Design project_euler_17, start of the top module:
module project_euler_17(
  input clk,
  input reset,
  output reg [3:0] ones_digit,
  output reg [3:0] tens_digit,
  output reg [3:0] hundreds_digit,
  output reg [15:0] letter_count,
  output reg done
);
For scale: about 360 cells after synthesis, ~31 I/O pins.
Settings: LEC_CHECK=0, CAP_MARGIN=20, CELL_PAD_IN_SITES_DETAIL_PLACEMENT=0, CORE_ASPECT_RATIO=1.67, CORE_MARGIN=2, CORE_UTILIZATION=55, GPL_ROUTABILITY_DRIVEN=1, HOLD_SLACK_MARGIN=0.07, MAX_ROUTING_LAYER=met5, PLACE_DENSITY_LB_ADDON=0.05, SETUP_SLACK_MARGIN=2.72, SLEW_MARGIN=0; clock period 9.58 ns.
run.sh (not shown) runs the stock make flow with config.mk's settings and CLKGATE_MAP_FILE=.
The baseline completed without violations.
Edit:
- ABC_AREA: not set -> 1
- CAP_MARGIN: 20 -> 0
- CELL_PAD_IN_SITES_GLOBAL_PLACEMENT: not set -> 2
- CORE_ASPECT_RATIO: 1.67 -> 1.03
- CORE_UTILIZATION: 55 -> 43
- CTS_CLUSTER_DIAMETER: not set -> 28
- CTS_CLUSTER_SIZE: not set -> 36
- GPL_TIMING_DRIVEN: not set -> 0
- HOLD_SLACK_MARGIN: 0.07 -> 0.03
- MIN_ROUTING_LAYER: not set -> met2
- PLACE_DENSITY_LB_ADDON: 0.05 -> 0.08
- SETUP_SLACK_MARGIN: 2.72 -> 1.6
Result: Power rises by about 1.5%; setup slack gets better by 0.65 ns; die area rises by about 17%; via count rises by about 35%; cell area falls by 5.3%; core utilization falls by 13 points; sequential cell count does not change; worst hold slack gets better by 0.0058 ns; area after synthesis falls by 7.8%; routed wire length falls by about 5%; maximum frequency rises by 11%.
Edit:
- ABC_AREA: 1 -> not set
- CAP_MARGIN: 0 -> 20
- CELL_PAD_IN_SITES_GLOBAL_PLACEMENT: 2 -> not set
- CORE_ASPECT_RATIO: 1.03 -> 1.67
- CORE_UTILIZATION: 43 -> 49
- CTS_CLUSTER_DIAMETER: 28 -> not set
- CTS_CLUSTER_SIZE: 36 -> not set
- GPL_TIMING_DRIVEN: 0 -> not set
- HOLD_SLACK_MARGIN: 0.03 -> 0.07
- MIN_ROUTING_LAYER: met2 -> not set
- PLACE_DENSITY: not set -> 0.43
- PLACE_DENSITY_LB_ADDON: 0.08 -> not set
- SETUP_SLACK_MARGIN: 1.6 -> 1.73
The new run ran to the end with no violations.
Final cell count came out lower by roughly a tenth.
Combinational power came out higher by about a fifth.
Sequential share of layout area came out lower by 0.46 points.
Core utilization came out higher by 4.2 points.
Global-route usage came out lower by 8.2 points.
Total power came out lower by roughly a tenth.
Routed wire length came out higher by a few percent.
Via count came out lower by a quarter to a third.
Synthesized cell count came out lower by roughly a tenth.
Edit:
- CORE_UTILIZATION: 49 -> 65
- PLACE_DENSITY: 0.43 -> not set
- clock period: 9.58 -> 6.54 ns (I/O delays scaled with it)
Maximum frequency increases by about a fifth.
Sequential power grows by well over a third.
Global-route usage rises by 13 points.
Setup slack is worse by 2.0 ns.
Flip-flop count is unchanged.
Total power rises by well over a third.
Edit:
- CORE_UTILIZATION: 65 -> 70
- CTS_CLUSTER_SIZE: not set -> 19
- PLACE_DENSITY: not set -> 0.78
- SETUP_SLACK_MARGIN: 1.73 -> not set
- SLEW_MARGIN: 0 -> 35
- clock period: 6.54 -> 5.68 ns (I/O delays scaled with it)
After rerunning:
- Now the flow ran to the end with violations: setup timing
- non-clock buffer count falls by 5
- worst hold slack gains 0.0082 ns
- via count rises by 12%
- cell area falls by 2.3%
- setup slack loses 1.2 ns
- synthesized cell count stays the same
- final cell count falls by 1.3%
Edit:
- ABC_AREA: not set -> 1
- CELL_PAD_IN_SITES_DETAIL_PLACEMENT: 0 -> not set
- CORE_ASPECT_RATIO: 1.67 -> not set
- CORE_UTILIZATION: 70 -> 65
- CTS_CLUSTER_SIZE: 19 -> not set
- GPL_ROUTABILITY_DRIVEN: 1 -> not set
- HOLD_SLACK_MARGIN: 0.07 -> not set
- MAX_ROUTING_LAYER: met5 -> not set
- PLACE_DENSITY: 0.78 -> not set
- SLEW_MARGIN: 35 -> 20
- clock period: 5.68 -> 6.35 ns (I/O delays scaled with it)
The new run ran to the end with no violations.
Synthesized area came out lower by a little under a tenth.
Cell area came out lower by about a fifth.
Total power came out lower by about a fifth.
Fmax came out higher by roughly a tenth.
Worst setup slack gets better by 1.2 ns.
Core utilization came out lower by 17 points.

========
Starting RTL as in the previous note.
// project_euler_17
module project_euler_17(
  input clk,
  input reset,
  output reg [3:0] ones_digit,
  output reg [3:0] tens_digit,
  output reg [3:0] hundreds_digit,
  output reg [15:0] letter_count,
  output reg done
);
  integer next_ones_digit;
  integer next_tens_digit;
  integer next_hundreds_digit;
  integer letters;
  always @(posedge clk or posedge reset)
  begin
    if (reset) begin
      ones_digit <= 0;
      tens_digit <= 0;
      hundreds_digit <= 0;
      letter_count <= 0;
      done <= 0;
    end
    else if (!done) begin
      next_ones_digit = 0;
      next_tens_digit = 0;
      next_hundreds_digit = 0;
      letters = 0;
      next_tens_digit[3:0] = tens_digit;
      next_hundreds_digit[3:0] = hundreds_digit;
      if (ones_digit == 9) begin
        next_ones_digit = 0;
        if (tens_digit == 9) begin
          next_tens_digit = 0;
          if (hundreds_digit == 9) begin
            next_hundreds_digit = 0;
            letters += 11;  
            done <= 1;
          end
          else
            next_hundreds_digit[3:0] = hundreds_digit + 1;
        end
        else
          next_tens_digit[3:0] = tens_digit + 1;
      end
      else
        next_ones_digit[3:0] = ones_digit + 1;
      if (next_tens_digit != 1) begin
        case (next_ones_digit)
          1: letters += 3;  
          2: letters += 3;  
          3: letters += 5;  
          4: letters += 4;  
          5: letters += 4;  
          6: letters += 3;  
          7: letters += 5;  
          8: letters += 5;  
          9: letters += 4;  
        endcase
        case (next_tens_digit)
          2: letters += 6;  
          3: letters += 6;  
          4: letters += 5;  
          5: letters += 5;  
          6: letters += 5;  
          7: letters += 7;  
          8: letters += 6;  
          9: letters += 6;  
        endcase
      end
      else begin
        case (next_ones_digit)
          0: letters += 3;  
          1: letters += 6;  
          2: letters += 6;  
  ...
clock: 6.44 ns
lec_check: 0
cap_margin: 20
core_margin: 2
core_utilization: 45
slew_margin: 20
Next try:
- ABC_AREA: not set -> 1
- CORE_UTILIZATION: 45 -> 70
- CTS_CLUSTER_SIZE: not set -> 100
- clock period: 6.44 -> 5.78 ns (I/O delays scaled with it)
- The new run passed the timing, DRC and antenna checks
- final area came out lower by 9.8%
- wire length went down by 9.5%
- power rose by 5.2%
- hold slack is better by 0.011 ns
Next try:
- ABC_AREA: 1 -> not set
- CORE_UTILIZATION: 70 -> 40
- CTS_CLUSTER_SIZE: 100 -> not set
- clock period: 5.78 -> 10.0 ns (I/O delays scaled with it)
Result: Final cell count shrinks by 1.4%; synthesized area rose by 8.5%; worst setup slack improves by 2.7 ns; combinational power fell by 39%; non-clock buffer count increases by 2; utilization decreases by 39 points.
Next try:
- CTS_CLUSTER_DIAMETER: not set -> 396
- CTS_CLUSTER_SIZE: not set -> 10
- PLACE_DENSITY: not set -> 0.39
- final area hardly moves
- clock skew climbs by 0.0077 ns
- via count drops by 2.8%

========
Setup of the reference run:
Starting RTL as in the previous note.
Design project_euler_17, start of the top module:
module project_euler_17(
  input clk,
  input reset,
  output reg [3:0] ones_digit,
  output reg [3:0] tens_digit,
  output reg [3:0] hundreds_digit,
  output reg [15:0] letter_count,
  output reg done
);
clock: 5.68 ns
lec_check: 0
cap_margin: 20
cell_pad_in_sites_detail_placement: 0
core_aspect_ratio: 1.67
core_margin: 2
core_utilization: 65
gpl_routability_driven: 1
hold_slack_margin: 0.07
max_routing_layer: met5
slew_margin: 35
Completing all stages was not enough for the reference run: its layout failed the final checks because of setup timing.
Input changes introduced in the trial run (baseline for comparison: the reference run):
# the reference run
export LEC_CHECK = 0
export CAP_MARGIN = 20
export CELL_PAD_IN_SITES_DETAIL_PLACEMENT = 0
export CORE_ASPECT_RATIO = 1.67
export CORE_MARGIN = 2
export CORE_UTILIZATION = 65
export GPL_ROUTABILITY_DRIVEN = 1
export HOLD_SLACK_MARGIN = 0.07
export MAX_ROUTING_LAYER = met5
export SLEW_MARGIN = 35
create_clock -name core_clock -period 5.68 [get_ports {clk}]
# the trial run
export LEC_CHECK = 0
export CAP_MARGIN = 20
export CELL_PAD_IN_SITES_DETAIL_PLACEMENT = 0
export CORE_ASPECT_RATIO = 0.5
export CORE_MARGIN = 2
export CORE_UTILIZATION = 64
export GPL_ROUTABILITY_DRIVEN = 1
export HOLD_SLACK_MARGIN = 0.07
export MAX_ROUTING_LAYER = met5
export PLACE_DENSITY_LB_ADDON = 0.05
export SLEW_MARGIN = 0
export TNS_END_PERCENT = 25
create_clock -name core_clock -period 9.58 [get_ports {clk}]
Results
The trial run has completed all stages; timing, DRC and antenna checks passed.
What the reference run reported for power after layout has to be multiplied by 0.62 to get the figure for the trial run.
Diff the reference run..the trial run | async set or reset register ratio after synthesis | unchanged
Looking at area growth from synthesis to layout, the trial run sits 15 points lower than the reference run does.
The reference run ended up with sky130_fd_sc_hd__fa_1 as its slowest library cell on the worst path; the trial run ended up with sky130_fd_sc_hd__dfrtp_1.
Combinational share of cell area: the trial run vs the reference run up 1.6 points
Diff the reference run -> the trial run: total wire length has decreased, die boundary height saw a decrease, final standard cell area without fillers saw a decrease, total stage count of the critical path fell 3.6%, die area has increased.
The trial run ended with less maximum clock frequency than the reference run.
Diff the reference run -> the trial run | combinational gate area | decrease of 9.0%

========
project_euler_17 again, from the RTL that the note above started with.
// project_euler_17
module project_euler_17(
  input clk,
  input reset,
  output reg [3:0] ones_digit,
  output reg [3:0] tens_digit,
  output reg [3:0] hundreds_digit,
  output reg [15:0] letter_count,
  output reg done
);
clock: 5.86 ns
lec_check: 0
cap_margin: 35
core_margin: 2
core_utilization: 66
cts_cluster_diameter: 347
cts_cluster_size: 49
setup_slack_margin: -0.44
slew_margin: 20
The first run finished with setup timing left.
Then changed:
CAP_MARGIN = 20   (was 35)
CTS_CLUSTER_DIAMETER = 375   (was 347)
CTS_CLUSTER_SIZE = 100   (was 49)
SETUP_SLACK_MARGIN = unset   (was -0.44)
clock period = 6.44 ns   (was 5.86 ns; I/O delays follow)
With this change the flow went through all stages and came out clean.
Routed wire length shrinks by 0.52%.
Hold slack hardly moves.
Final area shrinks by about 2.8%.
Flip-flop count does not change.
Then changed:
CAP_MARGIN = 0   (was 20)
CORE_ASPECT_RATIO = 1.53   (was unset)
CTS_CLUSTER_DIAMETER = unset   (was 375)
CTS_CLUSTER_SIZE = unset   (was 100)
SETUP_SLACK_MARGIN = 1.7   (was unset)
clock period = 6.8 ns   (was 6.44 ns; I/O delays follow)
Effect: The changed run passed the timing, DRC and antenna checks; total power grows by 9.9%; worst setup slack gets better by 510 ps; wire length rises by 55%; cell count is higher by 4.9%; fmax is higher by 2.5%; clock skew climbs by 3.7 ps; clock power rises by 14%; count of clock-buffer cells in the layout went up by 1.
Then changed:
CAP_MARGIN = 20   (was 0)
CORE_ASPECT_RATIO = 1.44   (was 1.53)
CORE_UTILIZATION = 64   (was 66)
SETUP_SLACK_MARGIN = unset   (was 1.7)
clock period = 10.0 ns   (was 6.8 ns; I/O delays follow)
What happened:
- maximum frequency went down by 15%
- core utilization went down by 16 points
- global-route usage went down by 11 points
- cell count went down by 6.4%
- wire length went down by 39%
- synthesized area does not change
- register-to-register slack improved by 2200 ps
- power went down by 33%
- worst hold slack got worse by 13 ps
- sequential share of layout area went up by 2.9 points

========
The RTL this note starts from:
==> flow/design.v <==
module project_euler_17(
  input clk,
  input reset,
  output reg [3:0] ones_digit,
  output reg [3:0] tens_digit,
  output reg [3:0] hundreds_digit,
  output reg [15:0] letter_count,
  output reg done
);
  integer next_ones_digit;
  integer next_tens_digit;
  integer next_hundreds_digit;
  integer letters;
  always @(posedge clk or posedge reset)
  begin
    if (reset) begin
      ones_digit <= 0;
      tens_digit <= 0;
      hundreds_digit <= 0;
      letter_count <= 0;
      done <= 0;
    end
    else if (!done) begin
      next_ones_digit = 0;
      next_tens_digit = 0;
      next_hundreds_digit = 0;
      letters = 0;
      next_tens_digit[3:0] = tens_digit;
      next_hundreds_digit[3:0] = hundreds_digit;
      if (ones_digit == 9) begin
        next_ones_digit = 0;
        if (tens_digit == 9) begin
          next_tens_digit = 0;
          if (hundreds_digit == 9) begin
            next_hundreds_digit = 0;
            letters += 11;  
            done <= 1;
          end
          else
            next_hundreds_digit[3:0] = hundreds_digit + 1;
        end
        else
          next_tens_digit[3:0] = tens_digit + 1;
      end
      else
        next_ones_digit[3:0] = ones_digit + 1;
      if (next_tens_digit != 1) begin
        case (next_ones_digit)
          1: letters += 3;  
          2: letters += 3;  
          3: letters += 5;  
          4: letters += 4;  
          5: letters += 4;  
          6: letters += 3;  
          7: letters += 5;  
          8: letters += 5;  
          9: letters += 4;  
        endcase
        case (next_tens_digit)
          2: letters += 6;  
          3: letters += 6;  
          4: letters += 5;  
          5: letters += 5;  
          6: letters += 5;  
          7: letters += 7;  
          8: letters += 6;  
          9: letters += 6;  
        endcase
      end
      else begin
        case (next_ones_digit)
          0: letters += 3;  
          1: letters += 6;  
          2: letters += 6;  
          3: letters += 8;  
          4: letters += 8;  
          5: letters += 7;  
          6: letters += 7;  
          7: letters += 9;  
          8: letters += 8;  
          9: letters += 8;  
        endcase
      end
      case (next_hundreds_digit)
        1: letters += 10;  
        2: letters += 10;  
        3: letters += 12;  
        4: letters += 11;  
        5: letters += 11;  
        6: letters += 10;  
        7: letters += 12;  
        8: letters += 12;  
        9: letters += 11;  
      endcase
      if (next_hundreds_digit > 0 && ((next_ones_digit > 0) || (next_tens_digit > 0)))
        letters += 3;  
      ones_digit <= next_ones_digit[3:0];
      tens_digit <= next_tens_digit[3:0];
      hundreds_digit <= next_hundreds_digit[3:0];
      letter_count <= letter_count + letters[15:0];
    end
  end
endmodule
Settings: LEC_CHECK=0, CAP_MARGIN=20, CORE_MARGIN=2, CORE_UTILIZATION=72, CTS_CLUSTER_DIAMETER=375, CTS_CLUSTER_SIZE=100, SETUP_SLACK_MARGIN=1.88, SLEW_MARGIN=20, TNS_END_PERCENT=5; clock period 6.44 ns.
The first run never finished: it broke off in global routing on GRT-0232.
Edit:
ABC_AREA = 1   (was unset)
CORE_UTILIZATION = 70   (was 72)
CTS_CLUSTER_DIAMETER = unset   (was 375)
PLACE_DENSITY = 0.36   (was unset)
SETUP_SLACK_MARGIN = 1.63   (was 1.88)
clock period = 5.78 ns   (was 6.44 ns; I/O delays follow)
What happened:
- The new run did not get past clock tree synthesis
- synthesized cell count climbs by 12%
- synthesized area went down by 7.8%
- die area falls by 4.9%
Edit:
ABC_AREA = unset   (was 1)
CORE_UTILIZATION = 58   (was 70)
CTS_CLUSTER_SIZE = unset   (was 100)
PLACE_DENSITY = unset   (was 0.36)
SETUP_SLACK_MARGIN = 1.7   (was 1.63)
TNS_END_PERCENT = unset   (was 5)
clock period = 6.8 ns   (was 5.78 ns; I/O delays follow)
- The new run finished clean
- die area goes up by 29%
- area after synthesis increases by about 8%
- synthesized cell count goes down by about 11%
Edit:
ABC_AREA = 1   (was unset)
CORE_UTILIZATION = 72   (was 58)
CTS_CLUSTER_DIAMETER = 293   (was unset)
CTS_CLUSTER_SIZE = 99   (was unset)
SETUP_SLACK_MARGIN = unset   (was 1.7)
- final area is lower by 24%
- power is lower by 16%
- non-clock buffer count is lower by 61
- core utilization is about the same
- clock power is lower by 28%
- worst setup slack got worse by 44 ps
Edit:
CORE_UTILIZATION = 57   (was 72)
CTS_CLUSTER_DIAMETER = unset   (was 293)
CTS_CLUSTER_SIZE = unset   (was 99)
TNS_END_PERCENT = 15   (was unset)
clock period = 3.88 ns   (was 6.8 ns; I/O delays follow)
After rerunning:
- This time the run did not get past global routing (GRT-0232)
- area after synthesis does not change
- die area went up by a quarter to a third
- synthesized cell count does not change
Edit:
CORE_UTILIZATION = 40   (was 57)
HOLD_SLACK_MARGIN = 0.11   (was unset)
TNS_END_PERCENT = unset   (was 15)
clock period = 10.0 ns   (was 3.88 ns; I/O delays follow)
Result: The new run completed with no timing, DRC or antenna violations. Synthesized cell count is unchanged. Die size climbs by 40%. Synthesized area stays the same.
No activity file was given, so power comes from the tool's default toggle rates.
